## violet
Design datapath, start of the top module:
module datapath(clk, rst, sw, seg0, seg1,seg2,seg3, mem_addr, mem_wdata, mem_we, mem_rdata);
For scale: ~3200 cells after synthesis, roughly 340 flip-flops, about 83 I/O pins, roughly 30000 um^2 of cells after synthesis.
Settings: LEC_CHECK=0, CAP_MARGIN=20, CORE_MARGIN=4, CORE_UTILIZATION=72, CTS_CLUSTER_SIZE=24, PLACE_DENSITY_LB_ADDON=0.01, SETUP_SLACK_MARGIN=0.89, SLEW_MARGIN=20; clock period 3.05 ns.
run.sh (not shown) runs the stock make flow with config.mk's settings and CLKGATE_MAP_FILE=.
Status: violet FAILED at clock tree synthesis (4_1_cts) (tool error)
diff inputs: violet => pepper
Settings: swapping 4 for 2 in CORE_MARGIN; putting HOLD_SLACK_MARGIN at 0.3 where nothing was set; putting PLACE_DENSITY at 0.55 where nothing was set; swapping 24 for 15 in CTS_CLUSTER_SIZE; putting CTS_CLUSTER_DIAMETER at 354 where nothing was set; clearing PLACE_DENSITY_LB_ADDON, which used to be 0.01; swapping 0.89 for 0.46 in SETUP_SLACK_MARGIN.
==> results <==
pepper failed in clock tree synthesis (4_1_cts) with DPL-0038. From violet to pepper the numbers moved as follows: core area held steady, number of placed instances, taps included grew by 18, final HPWL from detailed placement grew by about 2.8%. When pepper is set beside violet, its die boundary height turns out to be 1.9% smaller. Between pepper and violet, it is pepper whose die area is lower, by 1700 um^2. | summed instance area of the synthesized netlist | violet vs pepper | ≈ equal |. pepper against violet; total placed instance area is up slightly. The routability congestion estimate from global placement in pepper sits about 2.5% above the value recorded for violet.
The following lists how amber was set up differently from pepper:
Settings: SETUP_SLACK_MARGIN now 1.81, was 0.46; CTS_CLUSTER_DIAMETER no longer set, was 354; HOLD_SLACK_MARGIN no longer set, was 0.3; PLACE_DENSITY no longer set, was 0.55; CORE_UTILIZATION now 61, was 72; CTS_CLUSTER_SIZE no longer set, was 15; the clock period (ns, I/O delays scaled along) now 6.19, was 3.05.
Results
- amber did not finish; the tool stopped in global routing (5_1_grt) with error GRT-0232.
- In the reports for amber and pepper, the larger area of placed instances belongs to pepper.
- Changes observed in amber relative to pepper: floorplan die width now sits higher; yosys-reported design area after synthesis now sits at about the same level; proportion of synthesized area in mux cells now sits at about the same level; setup slack at placement now sits higher.

Setup of exp/nickel:
Starting RTL as in the previous note.
make LEC_CHECK=0 CAP_MARGIN=15 CORE_MARGIN=10 CORE_UTILIZATION=21 CTS_CLUSTER_DIAMETER=73 MIN_ROUTING_LAYER=met1 PLACE_DENSITY=0.79 SETUP_SLACK_MARGIN=1.27 SLEW_MARGIN=20 finish   # period 6.02 ns
No crash in exp/nickel: every stage finished, but the layout fails its final checks due to setup timing.
Input changes introduced in exp/lagoon (baseline for comparison: exp/nickel):
-- flow/config.mk --
<<< exp/nickel, line 8
export CAP_MARGIN = 15
export CORE_MARGIN = 10
export CORE_UTILIZATION = 21
export CTS_CLUSTER_DIAMETER = 73
export MIN_ROUTING_LAYER = met1
export PLACE_DENSITY = 0.79
export SETUP_SLACK_MARGIN = 1.27
>>> exp/lagoon, line 8
export CAP_MARGIN = 20
export CORE_MARGIN = 4
export CORE_UTILIZATION = 40
==> flow/constraint.sdc <==
create_clock -name core_clock -period 9.1 [get_ports {clk}]
set_input_delay 1.8200 -clock core_clock [delete_from_list [all_inputs] [get_ports {clk}]]
set_output_delay 1.8200 -clock core_clock [all_outputs]
set_load 0.01 [all_outputs]
[summary]
Between exp/lagoon and exp/nickel, the mean routed wirelength per cell is higher for exp/lagoon. Re clock skew: exp/lagoon is 0.017 ns down on exp/nickel. The sequential cell area on exp/lagoon is in line with that on exp/nickel. exp/lagoon vs exp/nickel: cell area down by more than 10%. Looking at exp/lagoon and exp/nickel, the count of multi-input gates is a wash. When exp/lagoon is measured against exp/nickel, its layout buffer count excluding clock buffers turns out 617 lower. The flow did not stop early for exp/lagoon: all stages ran, and the layout cleared the timing, design-rule and antenna checks. On clock network contribution to total cell area: between exp/lagoon and exp/nickel, it ends up higher for exp/lagoon. When exp/lagoon is measured against exp/nickel, its via count turns out 4,053 lower.
### exp/lagoon -> exp/raven
-- flow/config.mk --
<<< exp/lagoon, line 10
export CORE_UTILIZATION = 40
>>> exp/raven, line 10
export CORE_UTILIZATION = 72
export CTS_CLUSTER_DIAMETER = 372
export CTS_CLUSTER_SIZE = 99
==> flow/constraint.sdc <==
create_clock -name core_clock -period 3.48 [get_ports {clk}]
set_input_delay 0.6960 -clock core_clock [delete_from_list [all_inputs] [get_ports {clk}]]
set_output_delay 0.6960 -clock core_clock [all_outputs]
set_load 0.01 [all_outputs]
exp/raven vs. exp/lagoon: area after synthesis has remained practically unchanged; count of port buffers added during placement has remained practically unchanged; vertical die dimension has decreased.
exp/raven: it failed during 4_1_cts, and the tool reported DPL-0038.
Compared with exp/lagoon, exp/raven shows a count of standard-cell rows that is 25 lower.
--- input diff exp/raven..exp/delta ---
-- flow/config.mk --
<<< exp/raven, line 8
>>> exp/delta, line 8
export ABC_AREA = 1
<<< exp/raven, line 9
export CORE_MARGIN = 4
>>> exp/delta, line 10
export CORE_MARGIN = 2
<<< exp/raven, line 13
>>> exp/delta, line 14
export PLACE_DENSITY_LB_ADDON = 0.0
export SETUP_SLACK_MARGIN = 0.74
==> results <==
- exp/raven did not run to completion, as it errored out during 4_1_cts.
- Status(exp/delta) = ERROR, stage = 5_1_grt
- Diff exp/raven -> exp/delta: post-placement cell area fell 1.5%, yosys stat chip area rose about 0.8%, total instance count after detailed placement rose 764.
- Total die area: exp/delta better than exp/raven

datapath again, from the RTL that the note above started with.
make LEC_CHECK=0 CAP_MARGIN=15 CELL_PAD_IN_SITES_GLOBAL_PLACEMENT=1 CORE_ASPECT_RATIO=1.77 CORE_MARGIN=4 CORE_UTILIZATION=30 CTS_CLUSTER_DIAMETER=274 GPL_TIMING_DRIVEN=0 PLACE_DENSITY_LB_ADDON=0.05 SETUP_SLACK_MARGIN=1.16 SLEW_MARGIN=20 finish   # period 5.03 ns
The baseline reached the layout checks and failed them: setup timing.
Rerun with:
Settings changed: CELL_PAD_IN_SITES_GLOBAL_PLACEMENT 1 to not set, CORE_ASPECT_RATIO 1.77 to not set, CORE_MARGIN 4 to 2, CORE_UTILIZATION 30 to 72, CTS_CLUSTER_DIAMETER 274 to not set, GPL_TIMING_DRIVEN 0 to not set, PLACE_DENSITY set to 0.42, PLACE_DENSITY_LB_ADDON 0.05 to not set, SETUP_SLACK_MARGIN 1.16 to -0.64.
Clock period 5.03 ns to 6.74 ns, I/O delays scaled along.
The new run never finished: it broke off in global routing (5_1_grt) on GRT-0116.
Area after synthesis stays the same.
Die size decreases by 59%.
Synthesized cell count stays the same.
Rerun with:
Settings changed: CAP_MARGIN 15 to 20, CORE_UTILIZATION 72 to 58, PLACE_DENSITY 0.42 to not set, SETUP_SLACK_MARGIN -0.64 to -0.45.
Clock period 6.74 ns to 6.19 ns, I/O delays scaled along.
Effect:
- The new run completed and failed the layout checks on setup timing
- area after synthesis is unchanged
- synthesized cell count does not change
- die size goes up by 24%
Rerun with:
Settings changed: CORE_MARGIN 2 to 4, CORE_UTILIZATION 58 to 59, SETUP_SLACK_MARGIN -0.45 to not set.
Clock period 6.19 ns to 9.23 ns, I/O delays scaled along.
Result:
- This time the run produced a clean layout
- clock-buffer cell count increases by 3
- via count decreases by 9.4%
- register-to-register slack gains 2.9 ns
- global-route usage decreases by 6.4 points
Rerun with:
Settings changed: CORE_UTILIZATION 59 to 40.
Clock period 9.23 ns to 9.3 ns, I/O delays scaled along.
Outcome: Via count goes down by 4.4%. Global-route usage goes down by 14 points.
Rerun with:
Settings changed: SETUP_SLACK_MARGIN set to 1.95.
Clock period 9.3 ns to 9.1 ns, I/O delays scaled along.
Die area stays the same.
Core utilization went up by 1.2 points.
Critical path depth went down by 4.
Worst hold slack improved by 0.0069 ns.

Setup of north:
datapath again, from the RTL that the note above started with.
make LEC_CHECK=0 CAP_MARGIN=20 CELL_PAD_IN_SITES_DETAIL_PLACEMENT=1 CELL_PAD_IN_SITES_GLOBAL_PLACEMENT=3 CORE_ASPECT_RATIO=0.75 CORE_MARGIN=2 CORE_UTILIZATION=31 CTS_CLUSTER_DIAMETER=145 GPL_TIMING_DRIVEN=0 PLACE_DENSITY=0.53 SLEW_MARGIN=20 finish   # period 13.8 ns
diff inputs: north => south
- an added TNS_END_PERCENT of 80
- an added GPL_ROUTABILITY_DRIVEN of 0
- a change of CORE_ASPECT_RATIO from 0.75 to 1.05
[summary]
Of the two candidates, north has the worse total wire length and south the better one.
Number of antenna violations at the first check in global routing sits lower in south than in north.
On insertion delay at the late pin of the worst-skew pair, south tracks north almost exactly.
Number of tap instances: south < north
south vs north — largest incremental delay on the critical path rose 0.02 ns.
Looking at end point of the critical path, the alu_inst.mul_accumulator.Q[10] result is from south; the alu_inst.mul_accumulator.Q[14] one comes from north.
Post-route cell area: north vs south, no meaningful difference
Final cycle utilization of the critical path down 2.2 points in south wrt north
There was hardly any difference in utilization between north and south.
Global-route wire length before repair on south is ahead of north.
What east does differently from south at the input level:
- CTS_CLUSTER_DIAMETER removed (was 145)
- CORE_UTILIZATION changed from 31 to 40
- GPL_TIMING_DRIVEN removed (was 0)
- CORE_ASPECT_RATIO removed (was 1.05)
- TNS_END_PERCENT removed (was 80)
- PLACE_DENSITY changed from 0.53 to 0.37
- CELL_PAD_IN_SITES_GLOBAL_PLACEMENT removed (was 3)
- the clock period (ns, I/O delays scaled along) changed from 13.8 to 9.3
--- outcome ---
For the initial antenna violation count, east came in 4 lower than south did. [compare] base=south new=east: clock skew has increased; average detailed-routed wire length per instance went down about 10%. Row count of clock-buffer cells in the layout: east lower / south higher. Between south and east, number of signal-net buffers in the layout is higher for east, south comes in under that.

Starting RTL as in the previous note.
Settings: LEC_CHECK=0, CAP_MARGIN=20, CORE_MARGIN=2, CORE_UTILIZATION=72, CTS_CLUSTER_SIZE=24, HOLD_SLACK_MARGIN=0.3, PLACE_DENSITY=0.55, SETUP_SLACK_MARGIN=0.46, SLEW_MARGIN=20; clock period 3.05 ns.
The baseline aborted during clock tree synthesis.
Next try:
CTS_CLUSTER_SIZE = not set   (was 24)
HOLD_SLACK_MARGIN = not set   (was 0.3)
MAX_ROUTING_LAYER = met4   (was not set)
PLACE_DENSITY = not set   (was 0.55)
PLACE_DENSITY_LB_ADDON = 0.01   (was not set)
SETUP_SLACK_MARGIN = -0.45   (was 0.46)
clock period = 8.86 ns   (was 3.05 ns; I/O delays follow)
- This time the run finished but failed the layout checks on negative setup slack
- synthesized area is unchanged
- synthesized cell count does not change
- die size stays the same
Next try:
CTS_CLUSTER_SIZE = 49   (was not set)
SETUP_SLACK_MARGIN = 2.74   (was -0.45)
TNS_END_PERCENT = 5   (was not set)
clock period = 9.24 ns   (was 8.86 ns; I/O delays follow)
After rerunning:
- The changed run died in global routing with GRT-0232
- synthesized area is unchanged
- synthesized cell count stays the same
- die size is unchanged

Starting RTL as in the previous note.
## datapath
module datapath(clk, rst, sw, seg0, seg1,seg2,seg3, mem_addr, mem_wdata, mem_we, mem_rdata);
Settings: LEC_CHECK=0, ABC_AREA=0, CAP_MARGIN=10, CORE_ASPECT_RATIO=1.78, CORE_MARGIN=9, CORE_UTILIZATION=66, CTS_CLUSTER_SIZE=88, PLACE_DENSITY_LB_ADDON=0.28, SETUP_SLACK_MARGIN=2.21, SLEW_MARGIN=30; clock period 9.06 ns.
The starting point reached the layout checks and failed them: setup timing.
Change:
ABC_AREA = not set   (was 0)
CAP_MARGIN = 20   (was 10)
CORE_ASPECT_RATIO = not set   (was 1.78)
CORE_MARGIN = 4   (was 9)
CORE_UTILIZATION = 40   (was 66)
CTS_CLUSTER_SIZE = not set   (was 88)
PLACE_DENSITY_LB_ADDON = not set   (was 0.28)
SETUP_SLACK_MARGIN = not set   (was 2.21)
SLEW_MARGIN = 20   (was 30)
clock period = 5.15 ns   (was 9.06 ns; I/O delays follow)
What happened:
- The new run produced a layout that fails on setup timing
- maximum frequency increases by 6.9%
- register-to-register slack is worse by 3.3 ns
- design area increases by 14%
- wire length decreases by 8.9%
Change:
CORE_UTILIZATION = 61   (was 40)
CTS_CLUSTER_SIZE = 24   (was not set)
SETUP_SLACK_MARGIN = 0.46   (was not set)
clock period = 3.92 ns   (was 5.15 ns; I/O delays follow)
Result: Now the flow ended with an error in global routing on GRT-0116; synthesized cell count is unchanged; die size went down by a quarter to a third; synthesized area stays the same.
Change:
CORE_UTILIZATION = 70   (was 61)
CTS_CLUSTER_DIAMETER = 360   (was not set)
PLACE_DENSITY_LB_ADDON = 0.01   (was not set)
SETUP_SLACK_MARGIN = 0.87   (was 0.46)
clock period = 3.05 ns   (was 3.92 ns; I/O delays follow)
Outcome: The new run did not get past clock tree synthesis; synthesized area is unchanged; die size goes down by 12%; synthesized cell count does not change.

Setup of run A:
datapath again, from the RTL that the note above started with.
clock: 8.97 ns
lec_check: 0
abc_area: 1
cap_margin: 30
cell_pad_in_sites_detail_placement: 0
core_aspect_ratio: 1.7
core_margin: 4
core_utilization: 29
cts_cluster_diameter: 62
cts_cluster_size: 82
gpl_routability_driven: 1
gpl_timing_driven: 0
max_routing_layer: met4
place_density_lb_addon: 0.11
setup_slack_margin: -0.09
slew_margin: 5
tns_end_percent: 40
[flow] run A | stages: complete | final checks: fail | reason: negative setup slack
### run A -> run B
- swapping 82 for 99 in CTS_CLUSTER_SIZE
- clearing ABC_AREA, which used to be 1
- clearing CELL_PAD_IN_SITES_DETAIL_PLACEMENT, which used to be 0
- swapping 30 for 20 in CAP_MARGIN
- clearing GPL_ROUTABILITY_DRIVEN, which used to be 1
- swapping 29 for 59 in CORE_UTILIZATION
- clearing PLACE_DENSITY_LB_ADDON, which used to be 0.11
- clearing CTS_CLUSTER_DIAMETER, which used to be 62
- clearing GPL_TIMING_DRIVEN, which used to be 0
- clearing CORE_ASPECT_RATIO, which used to be 1.7
- clearing TNS_END_PERCENT, which used to be 40
- clearing SETUP_SLACK_MARGIN, which used to be -0.09
- swapping 5 for 20 in SLEW_MARGIN
- clearing MAX_ROUTING_LAYER, which used to be met4
- swapping 8.97 for 4.22 in the clock period (ns, I/O delays scaled along)
### Flow results
Run B is listed as incomplete: the tool reported an error in 5_1_grt and the run ended there. In the flow results for run B and run A, the floorplan utilization is smaller on run A. Arithmetic-cell share of the synthesized area counting full adders, half adders and majority gates (lower): run A. Post-synthesis sequential area ratio, run B and run A: smaller value in run A. Run A -> run B: synthesized cell count decreased by more than 10%.
Input-level comparison between run C and run B:
- PLACE_DENSITY newly set to 0.55
- CORE_UTILIZATION changed from 59 to 70
- SETUP_SLACK_MARGIN newly set to 0.46
- CTS_CLUSTER_SIZE changed from 99 to 24
- the clock period (ns, I/O delays scaled along) changed from 4.22 to 3.05
Results
Status(run C) = ERROR, stage = 4_1_cts
Average instance area after synthesis came out exactly the same in run C and run B.
The die area reported for run C is smaller than that of run B by about 15%.
In the reports for run C and run B, the smaller share of the core filled by cells before placement belongs to run B.
| worst setup slack after placement | run C vs run B | 1.14 ns lower |
For total core area, dividing the value from run C by the value from run B gives 0.850.
Measured against run B, the overall die width of run C comes out at 0.921 times the reference value.
What run D does differently from run C at the input level:
- a change of CORE_MARGIN from 4 to 2
- an added CTS_CLUSTER_DIAMETER of 30
- a change of SETUP_SLACK_MARGIN from 0.46 to 0.79
--- outcome ---
Tool error DPL-0038 stopped run D during 4_1_cts; no final results.
For number of instances in the placed design, run C and run D come out practically identical.
Run D -> run C: adder-cell share of the synthesized area delta 0, exact match
Number of enable-type register cells in the synthesized netlist: run D vs run C — no meaningful difference
The detailed placer's ending HPWL in run D was lower than what run C gave.
Per the comparison of run D with run C, overall die area decreased by 3.7% relative to the old numbers; final RePlAce weighted congestion decreased by about 4.3% relative to the old numbers; cell area reported after detailed placement closely matched the old numbers.
On worst slack at placement, run C loses to run D.
Die height (lower): run D
[inputs] run E vs run D
- putting MAX_ROUTING_LAYER at met4 where nothing was set
- clearing SETUP_SLACK_MARGIN, which used to be 0.79
- clearing CTS_CLUSTER_SIZE, which used to be 24
- swapping 70 for 65 in CORE_UTILIZATION
- clearing PLACE_DENSITY, which used to be 0.55
- clearing CTS_CLUSTER_DIAMETER, which used to be 30
- swapping 3.05 for 7.9 in the clock period (ns, I/O delays scaled along)
## What came out
- The flow completed for run E, but it is not clean: the layout still shows negative setup slack.
- Diff run D -> run E | final estimated routing congestion in global placement | decrease of about 3%
- Comparing run E against run D, there is no change at all in yosys-reported design area after synthesis.
- Between run E and run D, it is run E whose share of the core filled by cells before placement is lower, by 5.2 points.
- Run D has a lower chip area than run E.
- Run E ends up with a HPWL after detailed placement that is about 14% lower than in run D.
